==> 09-23: inputs <==
==> flow/design.v <==
module apb_fifo (
    input  wire                   clk,         
    input  wire                   rst,         
    input  wire                   psel,        
    input  wire [3:0]            paddr,       
    input  wire [31:0]            pwdata,      
    input  wire                   penable,     
    input  wire                   pwrite,      
    output reg  [31:0]            prdata,      
    output reg                    pready       
);
parameter DEPTH = 16;   
parameter idle = 0, check_op = 1, write_data = 2, read_data =3,send_ready = 4;
reg [2:0] state;
reg [3:0] addr ;
 reg [31:0] wdata,rdata;
  reg [31:0] mem [0:15];
reg [3:0] wr_ptr;    
reg [3:0] rd_ptr;    
reg [4:0] count;     
reg [1:0] cwait;
always @(posedge clk or negedge rst) begin
    if (rst == 0) begin
        for(int i = 0; i<16;i++)
        begin
        mem[i] <= 0;
        end
        wr_ptr <= 0;
        rd_ptr <= 0;
        count <= 0;
        pready <= 0;
        state   <= idle;
        pready <= 0;
        prdata <= 0;
        addr   <= 0;
        wdata  <= 0;
        rdata  <= 0;
        cwait  <= 0;
    end else begin
        case(state)
        idle:
        begin
            wr_ptr <= 0;
            rd_ptr <= 0;
            count <= 0;
            pready <= 0;
            prdata <= 0;
            addr   <= 0;
            wdata  <= 0;
            rdata  <= 0;
            cwait  <= 0;
            state <= check_op;
        end
        check_op:
        begin
         if (penable && psel && pwrite && count != 15)
         begin 
            state   <= write_data;
            addr    <= paddr;
            wdata   <= pwdata;
         end
         else if (penable && psel && !pwrite && count != 0)
         begin
            state  <= read_data;
            addr   <= paddr;
         end
         else 
            state  <= check_op;
        end
        write_data:
        begin
            mem[addr] <= wdata;
            if(cwait < 2)
            begin
              state <= write_data;
              cwait <= cwait + 1;
            end
            else
            begin
               cwait <= 0;
               pready <= 1'b1;
               state <= send_ready;
               wr_ptr <= wr_ptr + 1;
               count  <= count  + 1;
            end
        end
        read_data : begin
            rdata <= mem[addr];
            if(cwait < 2)
            begin
              state <= read_data;
              cwait <= cwait + 1;
            end
            else
            begin
               cwait <= 0;
               state <= send_ready;
               pready <= 1'b1;
               prdata <= rdata;
               rd_ptr <= rd_ptr + 1;
               count  <= count  - 1;
            end
        end
        send_ready: begin
           state  <= check_op;
           pready <= 1'b0;    
         end
     endcase
     end
   end  
endmodule
==> flow/run.sh <==
#!/bin/bash
# the make line also repeats each setting of config.mk as NAME=value (left out here)
make -C /OpenROAD-flow-scripts/flow DESIGN_CONFIG=/design/flow/config.mk WORK_HOME=/design/flow/orfs CLKGATE_MAP_FILE= finish
==> flow/config.mk <==
export PLATFORM = sky130hd
export DESIGN_NAME = apb_fifo
export DESIGN_NICKNAME = apb_fifo
export VERILOG_FILES = /design/flow/design.v
export SDC_FILE = /design/flow/constraint.sdc
export NUM_CORES = 4
export LEC_CHECK = 0
export ABC_AREA = 0
export CAP_MARGIN = 25
export CORE_ASPECT_RATIO = 1.11
export CORE_MARGIN = 2
export CORE_UTILIZATION = 15
export CTS_CLUSTER_SIZE = 98
export GPL_TIMING_DRIVEN = 1
export HOLD_SLACK_MARGIN = 0.15
export MAX_ROUTING_LAYER = met4
export MIN_ROUTING_LAYER = met2
export PLACE_DENSITY_LB_ADDON = 0.07
export SETUP_SLACK_MARGIN = 0.42
export SLEW_MARGIN = 35
export TNS_END_PERCENT = 15
==> flow/constraint.sdc <==
create_clock -name core_clock -period 2.45 [get_ports {clk}]
set_input_delay 0.4900 -clock core_clock [delete_from_list [all_inputs] [get_ports {clk}]]
set_output_delay 0.4900 -clock core_clock [all_outputs]
set_load 0.01 [all_outputs]
==> inputs of 08-14, as changes to 09-23 <==
- ABC_AREA: 0 -> default
- CAP_MARGIN: 25 -> 20
- CELL_PAD_IN_SITES_GLOBAL_PLACEMENT: default -> 3
- CORE_ASPECT_RATIO: 1.11 -> 1.77
- CORE_MARGIN: 2 -> 8
- CORE_UTILIZATION: 15 -> 59
- CTS_CLUSTER_DIAMETER: default -> 75
- CTS_CLUSTER_SIZE: 98 -> 95
- GPL_TIMING_DRIVEN: 1 -> default
- HOLD_SLACK_MARGIN: 0.15 -> default
- MAX_ROUTING_LAYER: met4 -> default
- MIN_ROUTING_LAYER: met2 -> default
- PLACE_DENSITY: default -> 0.67
- PLACE_DENSITY_LB_ADDON: 0.07 -> default
- SETUP_SLACK_MARGIN: 0.42 -> 0.59
- SLEW_MARGIN: 35 -> 20
- TNS_END_PERCENT: 15 -> default
==> flow/constraint.sdc (replaced) <==
create_clock -name core_clock -period 2.12 [get_ports {clk}]
set_input_delay 0.4240 -clock core_clock [delete_from_list [all_inputs] [get_ports {clk}]]
set_output_delay 0.4240 -clock core_clock [all_outputs]
set_load 0.01 [all_outputs]
==> inputs of 11-25, as changes to 09-23 <==
- ABC_AREA: 0 -> default
- CAP_MARGIN: 25 -> 20
- CORE_ASPECT_RATIO: 1.11 -> default
- CORE_UTILIZATION: 15 -> 72
- CTS_CLUSTER_DIAMETER: default -> 341
- CTS_CLUSTER_SIZE: 98 -> 15
- GPL_TIMING_DRIVEN: 1 -> default
- HOLD_SLACK_MARGIN: 0.15 -> default
- MAX_ROUTING_LAYER: met4 -> default
- MIN_ROUTING_LAYER: met2 -> default
- PLACE_DENSITY_LB_ADDON: 0.07 -> 0.14
- SETUP_SLACK_MARGIN: 0.42 -> 0.55
- SLEW_MARGIN: 35 -> 20
- TNS_END_PERCENT: 15 -> default
==> flow/constraint.sdc (replaced) <==
create_clock -name core_clock -period 1.89 [get_ports {clk}]
set_input_delay 0.3780 -clock core_clock [delete_from_list [all_inputs] [get_ports {clk}]]
set_output_delay 0.3780 -clock core_clock [all_outputs]
set_load 0.01 [all_outputs]
==> inputs of 10-03, as changes to 09-23 <==
- CORE_UTILIZATION: 15 -> 72
- CTS_CLUSTER_SIZE: 98 -> 35
- HOLD_SLACK_MARGIN: 0.15 -> default
- MAX_ROUTING_LAYER: met4 -> default
- MIN_ROUTING_LAYER: met2 -> default
- PLACE_DENSITY_LB_ADDON: 0.07 -> 0.0
- SETUP_SLACK_MARGIN: 0.42 -> 0.55
- TNS_END_PERCENT: 15 -> default
==> flow/constraint.sdc (replaced) <==
create_clock -name core_clock -period 1.9 [get_ports {clk}]
set_input_delay 0.3800 -clock core_clock [delete_from_list [all_inputs] [get_ports {clk}]]
set_output_delay 0.3800 -clock core_clock [all_outputs]
set_load 0.01 [all_outputs]
==> summary of the runs <==
In 11-25 the design area is smaller than in 10-03, by about 5%. Via count: 11-25 < 10-03 < 09-23. Synthesized cell count is the same in 08-14 and 09-23. 09-23 finished clean. 11-25 finished but failed the layout checks on setup timing. 10-03 reached the layout checks and failed them: setup timing. 08-14 did not get past global placement without I/O. Against 10-03, the total power of 09-23 is lower by about 25%. Die size: 11-25 < 10-03 < 08-14 < 09-23. Maximum frequency, lowest first: 10-03, 11-25, 09-23. Count of clock-buffer cells in the layout: 09-23 > 10-03 > 11-25. Utilization, highest first: 10-03, 11-25, 09-23.

---

==> v18 <==
RTL: the design.v shown in full above, as it stands there.
Settings: LEC_CHECK=0, CAP_MARGIN=20, CELL_PAD_IN_SITES_GLOBAL_PLACEMENT=2, CORE_ASPECT_RATIO=1.39, CORE_MARGIN=6, CORE_UTILIZATION=29, CTS_CLUSTER_DIAMETER=153, GPL_ROUTABILITY_DRIVEN=0, GPL_TIMING_DRIVEN=0, MAX_ROUTING_LAYER=met4, SETUP_SLACK_MARGIN=0.95, SLEW_MARGIN=20, TNS_END_PERCENT=30; clock period 5.0 ns.
run.sh (not shown) runs the stock make flow with config.mk's settings and CLKGATE_MAP_FILE=.
==> v7: changes against v18 <==
==> flow/config.mk (replaced) <==
export PLATFORM = sky130hd
export DESIGN_NAME = apb_fifo
export DESIGN_NICKNAME = apb_fifo
export VERILOG_FILES = /design/flow/design.v
export SDC_FILE = /design/flow/constraint.sdc
export NUM_CORES = 4
export LEC_CHECK = 0
export ABC_AREA = 0
export CAP_MARGIN = 25
export CORE_ASPECT_RATIO = 1.11
export CORE_MARGIN = 2
export CORE_UTILIZATION = 15
export CTS_CLUSTER_SIZE = 35
export GPL_TIMING_DRIVEN = 0
export PLACE_DENSITY_LB_ADDON = 0.08
export SETUP_SLACK_MARGIN = 0.42
export SLEW_MARGIN = 35
==> flow/constraint.sdc (replaced) <==
create_clock -name core_clock -period 3.12 [get_ports {clk}]
set_input_delay 0.6240 -clock core_clock [delete_from_list [all_inputs] [get_ports {clk}]]
set_output_delay 0.6240 -clock core_clock [all_outputs]
set_load 0.01 [all_outputs]
==> qor summary <==
Result of the run: v7 no timing/DRC/antenna violations; v18 no timing/DRC/antenna violations
Number of fill cells: v7 19800; v18 9281
Number of gates resized after cts: v7 13; v18 0
Number of antenna repair diodes: v7 3; v18 0
CP Data Arrival Time: v7 3150 ps; v18 3510 ps
Area grow syn2layout: v7 24.6%; v18 17.4%
Detailed Route WL: v7 125000 um; v18 99200 um
RSZ-0062 raised after global routing: v7 true; v18 false
DRT iter0 DRCs: v7 881; v18 1325
Maximum number of pins on one net before global-route repair: v7 108; v18 102
Logic gate fraction of the total cell area: v7 32.4%; v18 34.2%
Crit path capture: v7 mem[14][7]; v18 prdata[12]
Period utilisation layout: v7 83.1%; v18 60.2%
Crit path from: v7 addr[2]; v18 state[4]
Cell internal pwr: v7 21700 uW; v18 13200 uW
Number of hold buffers added after cts: v7 2; v18 0

---

==> job 5989 <==
Starts from the design.v that is shown in full above.
==> flow/config.mk <==
export PLATFORM = sky130hd
export DESIGN_NAME = apb_fifo
export DESIGN_NICKNAME = apb_fifo
export VERILOG_FILES = /design/flow/design.v
export SDC_FILE = /design/flow/constraint.sdc
export NUM_CORES = 4
export LEC_CHECK = 0
export ABC_AREA = 0
export CAP_MARGIN = 20
export CELL_PAD_IN_SITES_DETAIL_PLACEMENT = 1
export CELL_PAD_IN_SITES_GLOBAL_PLACEMENT = 2
export CORE_ASPECT_RATIO = 1.85
export CORE_MARGIN = 2
export CORE_UTILIZATION = 40
export CTS_CLUSTER_SIZE = 51
export HOLD_SLACK_MARGIN = 0.02
export MIN_ROUTING_LAYER = met1
export PLACE_DENSITY_LB_ADDON = 0.26
export SETUP_SLACK_MARGIN = 1.29
export SLEW_MARGIN = 20
export TNS_END_PERCENT = 25
==> flow/constraint.sdc <==
create_clock -name core_clock -period 5.0 [get_ports {clk}]
set_input_delay 1.0000 -clock core_clock [delete_from_list [all_inputs] [get_ports {clk}]]
set_output_delay 1.0000 -clock core_clock [all_outputs]
set_load 0.01 [all_outputs]
==> job 9279: changes against job 5989 <==
- ABC_AREA: 0 -> unset
- CELL_PAD_IN_SITES_DETAIL_PLACEMENT: 1 -> unset
- CELL_PAD_IN_SITES_GLOBAL_PLACEMENT: 2 -> unset
- CORE_ASPECT_RATIO: 1.85 -> 0.94
- CORE_UTILIZATION: 40 -> 72
- CTS_CLUSTER_SIZE: 51 -> 15
- HOLD_SLACK_MARGIN: 0.02 -> unset
- MIN_ROUTING_LAYER: met1 -> unset
- PLACE_DENSITY_LB_ADDON: 0.26 -> 0.03
- SETUP_SLACK_MARGIN: 1.29 -> 0.55
- TNS_END_PERCENT: 25 -> unset
==> flow/constraint.sdc (replaced) <==
create_clock -name core_clock -period 1.89 [get_ports {clk}]
set_input_delay 0.3780 -clock core_clock [delete_from_list [all_inputs] [get_ports {clk}]]
set_output_delay 0.3780 -clock core_clock [all_outputs]
set_load 0.01 [all_outputs]
==> run notes <==
yosys + openroad results -> run status=no timing/DRC/antenna violations, tool warnings=30, Worst R2R Start=addr[1], Inst Count DP=2,892
That was job 5989.
==> run notes <==
run results: run status=did not finish, Inst Count DP=2,627, count leader, synth=dfrtp_1, I/O Pins=74, Failed at=5_1_grt, area fraction in mux cells=24.1%
That was job 9279.
Power figures rest on the tool's default switching activity, not on a simulated workload.
